Design Circle_Area_Calculator, start of the top module:
module Circle_Area_Calculator(clk, rst, radius, area);
  input wire clk, rst;
  input wire [31:0] radius;
  output reg [31:0] area;
  wire [31:0] Square_radius, Result;
  parameter Pi = 32'b01000000010010010000111111010000;
  FloatMultiplier_rounding FM0(.Multiplicand(radius), .Multiplier(radius), .Result(Square_radius));
  FloatMultiplier_rounding FM1(.Multiplicand(Square_radius), .Multiplier(Pi), .Result(Result));
  always @(posedge clk) begin
	if(rst) begin
		area[31:0] <= 1'b0;
	end else begin
		area[31:0] <= Result[31:0];
	end
  end
endmodule
For scale: roughly 31 flip-flops, about 66 I/O pins, about 32000 sq um of cells after synthesis.
Settings: LEC_CHECK=0, CAP_MARGIN=20, CELL_PAD_IN_SITES_DETAIL_PLACEMENT=2, CORE_MARGIN=3, CORE_UTILIZATION=40, CTS_CLUSTER_SIZE=20, HOLD_SLACK_MARGIN=0.14, PLACE_DENSITY_LB_ADDON=0.05, SLEW_MARGIN=20; clock period 30.0 ns.
run.sh (not shown) runs the stock make flow with config.mk's settings and CLKGATE_MAP_FILE=.
The first run died in 5_1_grt (ODB-0269).
Next try:
ABC_AREA = 0   (was not set)
CELL_PAD_IN_SITES_DETAIL_PLACEMENT = not set   (was 2)
CORE_MARGIN = 2   (was 3)
CORE_UTILIZATION = 23   (was 40)
CTS_CLUSTER_DIAMETER = 59   (was not set)
CTS_CLUSTER_SIZE = 99   (was 20)
HOLD_SLACK_MARGIN = not set   (was 0.14)
PLACE_DENSITY = 0.81   (was not set)
PLACE_DENSITY_LB_ADDON = not set   (was 0.05)
TNS_END_PERCENT = 10   (was not set)
Result: This time the run finished with timing, DRC and antenna clean; synthesized cell count stays the same; synthesized area stays the same; die area is higher by 70%.
Next try:
ABC_AREA = 1   (was 0)
CORE_UTILIZATION = 49   (was 23)
CTS_CLUSTER_SIZE = 15   (was 99)
PLACE_DENSITY = not set   (was 0.81)
TNS_END_PERCENT = not set   (was 10)
Non-clock buffer count is lower by 87.
Hold slack is better by 0.21 ns.
Routed wire length decreases by 6.2%.
First-iteration DRC count goes down by 25%.
Die size drops by 52%.
Via count came out lower by 2.5%.
Area after synthesis goes up by 0.54%.
Core utilization grows by 27 points.
Critical path depth goes up by 10.
Next try:
ABC_AREA = not set   (was 1)
CELL_PAD_IN_SITES_DETAIL_PLACEMENT = 2   (was not set)
CORE_ASPECT_RATIO = 0.99   (was not set)
CORE_MARGIN = 3   (was 2)
CORE_UTILIZATION = 40   (was 49)
CTS_CLUSTER_DIAMETER = 357   (was 59)
CTS_CLUSTER_SIZE = 20   (was 15)
PLACE_DENSITY_LB_ADDON = 0.24   (was not set)
SETUP_SLACK_MARGIN = 4.29   (was not set)
The changed run never finished: it broke off in 5_1_grt, error GRT-0232.
Synthesized area goes down by 0.54%.
Die size goes up by 23%.
Synthesized cell count goes down by 15%.
Next try:
ABC_AREA = 0   (was not set)
CELL_PAD_IN_SITES_DETAIL_PLACEMENT = not set   (was 2)
CORE_ASPECT_RATIO = not set   (was 0.99)
CORE_MARGIN = 2   (was 3)
CORE_UTILIZATION = 49   (was 40)
CTS_CLUSTER_DIAMETER = 80   (was 357)
CTS_CLUSTER_SIZE = 15   (was 20)
PLACE_DENSITY_LB_ADDON = not set   (was 0.24)
SETUP_SLACK_MARGIN = not set   (was 4.29)
With this change the flow ran to the end with no violations.
Synthesized cell count is unchanged.
Area after synthesis stays the same.
Die size came out lower by 19%.
Next try:
ABC_AREA = not set   (was 0)
CORE_UTILIZATION = 68   (was 49)
CTS_CLUSTER_DIAMETER = not set   (was 80)
CTS_CLUSTER_SIZE = not set   (was 15)
SETUP_SLACK_MARGIN = -2.0   (was not set)
TNS_END_PERCENT = 10   (was not set)
Effect:
- The new run reached the layout checks and failed them: negative setup slack
- synthesized cell count is unchanged
- cell area falls by 6.4%
- setup slack loses 1.4 ns
- count of clock-buffer cells in the layout falls by 1
- sequential cell count stays the same
- hold slack improves by 0.011 ns
- wire length went down by 4.7%
- die size fell by 28%
- final cell count fell by 8.7%
- critical path depth is higher by 10


Starting RTL as in the previous note.
==> flow/design.v (excerpt) <==
module Circle_Area_Calculator(clk, rst, radius, area);
  input wire clk, rst;
  input wire [31:0] radius;
  output reg [31:0] area;
  wire [31:0] Square_radius, Result;
  parameter Pi = 32'b01000000010010010000111111010000;
  FloatMultiplier_rounding FM0(.Multiplicand(radius), .Multiplier(radius), .Result(Square_radius));
  FloatMultiplier_rounding FM1(.Multiplicand(Square_radius), .Multiplier(Pi), .Result(Result));
  always @(posedge clk) begin
	if(rst) begin
		area[31:0] <= 1'b0;
	end else begin
		area[31:0] <= Result[31:0];
	end
  end
endmodule
clock: 26.0 ns
lec_check: 0
abc_area: 1
cap_margin: 30
core_aspect_ratio: 0.53
core_margin: 2
core_utilization: 72
cts_cluster_diameter: 219
cts_cluster_size: 82
gpl_timing_driven: 1
hold_slack_margin: 0.07
max_routing_layer: met4
place_density_lb_addon: 0.01
setup_slack_margin: 1.4
slew_margin: 20
The starting point ended with an error in 5_1_grt, error GRT-0232.
Edit:
==> flow/config.mk (replaced) <==
export PLATFORM = sky130hd
export DESIGN_NAME = Circle_Area_Calculator
export DESIGN_NICKNAME = Circle_Area_Calculator
export VERILOG_FILES = /design/flow/design.v
export SDC_FILE = /design/flow/constraint.sdc
export NUM_CORES = 4
export LEC_CHECK = 0
export ABC_AREA = 1
export CAP_MARGIN = 20
export CORE_MARGIN = 2
export CORE_UTILIZATION = 72
export CTS_CLUSTER_DIAMETER = 353
export CTS_CLUSTER_SIZE = 15
export MAX_ROUTING_LAYER = met4
export SLEW_MARGIN = 20
==> flow/constraint.sdc (replaced) <==
create_clock -name core_clock -period 27.6 [get_ports {clk}]
set_input_delay 5.5200 -clock core_clock [delete_from_list [all_inputs] [get_ports {clk}]]
set_output_delay 5.5200 -clock core_clock [all_outputs]
set_load 0.01 [all_outputs]
Now the flow finished clean.
Synthesized cell count stays the same.
Die size hardly moves.
Area after synthesis is unchanged.
Edit:
--- a/flow/config.mk
+++ b/flow/config.mk
@@ -9,7 +9,4 @@
 export CAP_MARGIN = 20
 export CORE_MARGIN = 2
-export CORE_UTILIZATION = 72
-export CTS_CLUSTER_DIAMETER = 353
-export CTS_CLUSTER_SIZE = 15
-export MAX_ROUTING_LAYER = met4
+export CORE_UTILIZATION = 58
 export SLEW_MARGIN = 20
==> flow/constraint.sdc (replaced) <==
create_clock -name core_clock -period 24.5 [get_ports {clk}]
set_input_delay 4.9000 -clock core_clock [delete_from_list [all_inputs] [get_ports {clk}]]
set_output_delay 4.9000 -clock core_clock [all_outputs]
set_load 0.01 [all_outputs]
Result:
- With this change the flow reached the layout checks and failed them: negative setup slack
- global-route usage fell by 3.0 points
- count of clock-buffer cells in the layout stays the same
- synthesized area stays the same
- setup slack loses 2.2 ns
- final area rose by 26%
- routed wire length rose by 29%
- via count rose by 14%
- die area rose by 24%
- final cell count rose by 19%
Edit:
--- a/flow/config.mk
+++ b/flow/config.mk
@@ -6,7 +6,6 @@
 export NUM_CORES = 4
 export LEC_CHECK = 0
-export ABC_AREA = 1
 export CAP_MARGIN = 20
 export CORE_MARGIN = 2
-export CORE_UTILIZATION = 58
+export CORE_UTILIZATION = 59
 export SLEW_MARGIN = 20
==> flow/constraint.sdc (replaced) <==
create_clock -name core_clock -period 29.0 [get_ports {clk}]
set_input_delay 5.8000 -clock core_clock [delete_from_list [all_inputs] [get_ports {clk}]]
set_output_delay 5.8000 -clock core_clock [all_outputs]
set_load 0.01 [all_outputs]
This time the run ran to the end with no violations. Cell area decreases by 14%. Setup slack gains 2.1 ns. Utilization drops by 10 points.


juniper:
Starting RTL as in the previous note.
clock: 30.1 ns
lec_check: 0
cap_margin: 20
core_aspect_ratio: 1.05
core_margin: 2
core_utilization: 71
cts_cluster_size: 29
gpl_timing_driven: 0
min_routing_layer: met1
place_density_lb_addon: 0.18
setup_slack_margin: 5.0
slew_margin: 20
tns_end_percent: 10
juniper: flow complete, layout not clean; failing: negative setup slack
#### Input delta (ember over juniper)
==> flow/config.mk <==
export PLATFORM = sky130hd
export DESIGN_NAME = Circle_Area_Calculator
export DESIGN_NICKNAME = Circle_Area_Calculator
export VERILOG_FILES = /design/flow/design.v
export SDC_FILE = /design/flow/constraint.sdc
export NUM_CORES = 4
export LEC_CHECK = 0
export CAP_MARGIN = 20
export CORE_MARGIN = 2
export CORE_UTILIZATION = 40
export SLEW_MARGIN = 20
==> flow/constraint.sdc <==
create_clock -name core_clock -period 30.0 [get_ports {clk}]
set_input_delay 6.0000 -clock core_clock [delete_from_list [all_inputs] [get_ports {clk}]]
set_output_delay 6.0000 -clock core_clock [all_outputs]
set_load 0.01 [all_outputs]
ember ran to completion and came out clean on the timing, DRC and antenna checks.
On number of clock buffer instances in the layout: between ember and juniper, it ends up lower for juniper.
On buffer share of cell area, juniper tracks ember almost exactly.
Diff juniper -> ember: number of signal-net buffers in the layout down 4; layout overhead on the synthesized area -1.2 points; synthesized cell count roughly the same.
Changes in violet relative to ember:
diff --git a/flow/config.mk b/flow/config.mk
--- a/flow/config.mk
+++ b/flow/config.mk
@@ -7,0 +8 @@
+export ABC_AREA = 1
@@ -10 +11,4 @@
-export CORE_UTILIZATION = 40
+export CORE_UTILIZATION = 49
+export CTS_CLUSTER_DIAMETER = 59
+export CTS_CLUSTER_SIZE = 99
+export PLACE_DENSITY = 0.81
@@ -11,0 +16 @@
+export TNS_END_PERCENT = 10
[summary]
The final reports for violet and ember show final cycle utilization of the critical path lower in the former. ember -> violet: first-pass GRT wire length decreased by a little under 10%. ember leaves less setup margin than violet. violet ran to completion and came out clean on the timing, DRC and antenna checks. From ember to violet the numbers moved as follows: simple-gate share of the synthesized area now sits higher; number of core rows now sits lower.
--- input diff violet..xenon ---
==> flow/config.mk <==
export PLATFORM = sky130hd
export DESIGN_NAME = Circle_Area_Calculator
export DESIGN_NICKNAME = Circle_Area_Calculator
export VERILOG_FILES = /design/flow/design.v
export SDC_FILE = /design/flow/constraint.sdc
export NUM_CORES = 4
export LEC_CHECK = 0
export CAP_MARGIN = 20
export CELL_PAD_IN_SITES_DETAIL_PLACEMENT = 2
export CORE_ASPECT_RATIO = 0.99
export CORE_MARGIN = 3
export CORE_UTILIZATION = 40
export CTS_CLUSTER_DIAMETER = 357
export CTS_CLUSTER_SIZE = 20
export HOLD_SLACK_MARGIN = 0.14
export PLACE_DENSITY_LB_ADDON = 0.1
export SLEW_MARGIN = 20
==> results <==
On sequential element share of the synthesized area, xenon and violet are neck and neck. xenon | ERROR | 5_1_grt. xenon against violet: yosys stat cell total lower; number of instances in the synthesized netlist lower; clock tree buffer depth roughly the same; synthesized area divided by synthesized cell count higher. The width of the die in xenon is 1.12 times that in violet. Area share of fa/ha/maj cells after synthesis for xenon is higher than for violet.
For pepper, these inputs were changed with respect to xenon:
==> flow/config.mk <==
export PLATFORM = sky130hd
export DESIGN_NAME = Circle_Area_Calculator
export DESIGN_NICKNAME = Circle_Area_Calculator
export VERILOG_FILES = /design/flow/design.v
export SDC_FILE = /design/flow/constraint.sdc
export NUM_CORES = 4
export LEC_CHECK = 0
export ABC_AREA = 1
export CAP_MARGIN = 20
export CORE_MARGIN = 2
export CORE_UTILIZATION = 49
export CTS_CLUSTER_DIAMETER = 59
export CTS_CLUSTER_SIZE = 100
export SLEW_MARGIN = 20
export TNS_END_PERCENT = 5
Findings:
Compared with xenon, pepper shows distinct cell type count after synthesis lower by 37.
Chip width: lower on pepper
pepper reports a lower area of the core region than xenon does.
Re synthesized-area fraction occupied by adder cells: pepper is 0.29 points down on xenon.
pepper: flow completed, timing, DRC and antenna clean
What ended xenon was a tool error in 5_1_grt; the run never finished.
The lower die size of pepper and xenon is in pepper.
Summary of pepper over xenon: post-CTS setup repair buffer count moved down; area after synthesis now sits higher; gate count of the mapped netlist higher.
Input changes introduced in yarrow (baseline for comparison: pepper):
diff --git a/flow/config.mk b/flow/config.mk
--- a/flow/config.mk
+++ b/flow/config.mk
@@ -8 +7,0 @@
-export ABC_AREA = 1
@@ -9,0 +9 @@
+export CELL_PAD_IN_SITES_DETAIL_PLACEMENT = 2
@@ -11,3 +11,2 @@
-export CORE_UTILIZATION = 49
-export CTS_CLUSTER_DIAMETER = 59
-export CTS_CLUSTER_SIZE = 100
+export CORE_UTILIZATION = 40
+export HOLD_SLACK_MARGIN = 0.14
@@ -15 +13,0 @@
-export TNS_END_PERCENT = 5
### Flow results
- Comparing share of the synthesized netlist area taken by xor and xnor gates for yarrow and pepper, the bigger number came from yarrow.
- Between pepper and yarrow, the flow reports die width increasing by more than 10%.
- In the reports for yarrow and pepper, the smaller complex-gate fraction of the synthesized area belongs to pepper.
- Flow for yarrow halted at 5_1_grt, error code GRT-0232.
- In the flow results for yarrow and pepper, the standard cell area after detailed placement is smaller on pepper.
- Post-CTS setup-driven buffer insertion count: higher on yarrow
- Post-synthesis chip area from yosys (yarrow vs. pepper) decreases slightly
- Going from pepper to yarrow, count of mapped cells out of synthesis shrank by more than 10%.


old:
Circle_Area_Calculator again, from the RTL that the note above started with.
==> flow/design.v (excerpt) <==
module Circle_Area_Calculator(clk, rst, radius, area);
  input wire clk, rst;
  input wire [31:0] radius;
  output reg [31:0] area;
  wire [31:0] Square_radius, Result;
  parameter Pi = 32'b01000000010010010000111111010000;
  FloatMultiplier_rounding FM0(.Multiplicand(radius), .Multiplier(radius), .Result(Square_radius));
  FloatMultiplier_rounding FM1(.Multiplicand(Square_radius), .Multiplier(Pi), .Result(Result));
  always @(posedge clk) begin
	if(rst) begin
		area[31:0] <= 1'b0;
	end else begin
		area[31:0] <= Result[31:0];
	end
  end
endmodule
export LEC_CHECK = 0
export ABC_AREA = 1
export CAP_MARGIN = 5
export CORE_MARGIN = 2
export CORE_UTILIZATION = 72
export CTS_CLUSTER_DIAMETER = 140
export SLEW_MARGIN = 20
create_clock -name core_clock -period 16.2 [get_ports {clk}]
Tool error DPL-0038 stopped old during 3_5_place_dp; no final results.
Inputs modified between old and new:
-- flow/config.mk --
<<< old, line 8
export ABC_AREA = 1
export CAP_MARGIN = 5
>>> new, line 8
export CAP_MARGIN = 20
<<< old, line 11
export CORE_UTILIZATION = 72
export CTS_CLUSTER_DIAMETER = 140
>>> new, line 10
export CORE_UTILIZATION = 58
==> flow/constraint.sdc <==
create_clock -name core_clock -period 19.7 [get_ports {clk}]
set_input_delay 3.9400 -clock core_clock [delete_from_list [all_inputs] [get_ports {clk}]]
set_output_delay 3.9400 -clock core_clock [all_outputs]
set_load 0.01 [all_outputs]
==> comparison <==
new completed end to end; final checks failed (setup timing).
[compare] base=old new=new: post-synthesis instance area went down 180 µm², area inside the core boundary went up about 24%, overall chip area went up 23%.


Starting RTL as in the previous note.
make LEC_CHECK=0 ABC_AREA=0 CAP_MARGIN=20 CORE_MARGIN=2 CORE_UTILIZATION=51 CTS_CLUSTER_DIAMETER=280 GPL_TIMING_DRIVEN=0 MAX_ROUTING_LAYER=met4 SETUP_SLACK_MARGIN=5.0 SLEW_MARGIN=15 finish   # period 32.4 ns
Then changed:
ABC_AREA = unset   (was 0)
CORE_UTILIZATION = 65   (was 51)
CTS_CLUSTER_DIAMETER = unset   (was 280)
GPL_TIMING_DRIVEN = unset   (was 0)
MAX_ROUTING_LAYER = unset   (was met4)
SETUP_SLACK_MARGIN = unset   (was 5.0)
SLEW_MARGIN = 20   (was 15)
clock period = 19.6 ns   (was 32.4 ns; I/O delays follow)
Effect:
- The new run stopped in global routing (5_1_grt) on GRT-0116
- die size came out lower by 21%
- area after synthesis does not change
- synthesized cell count stays the same
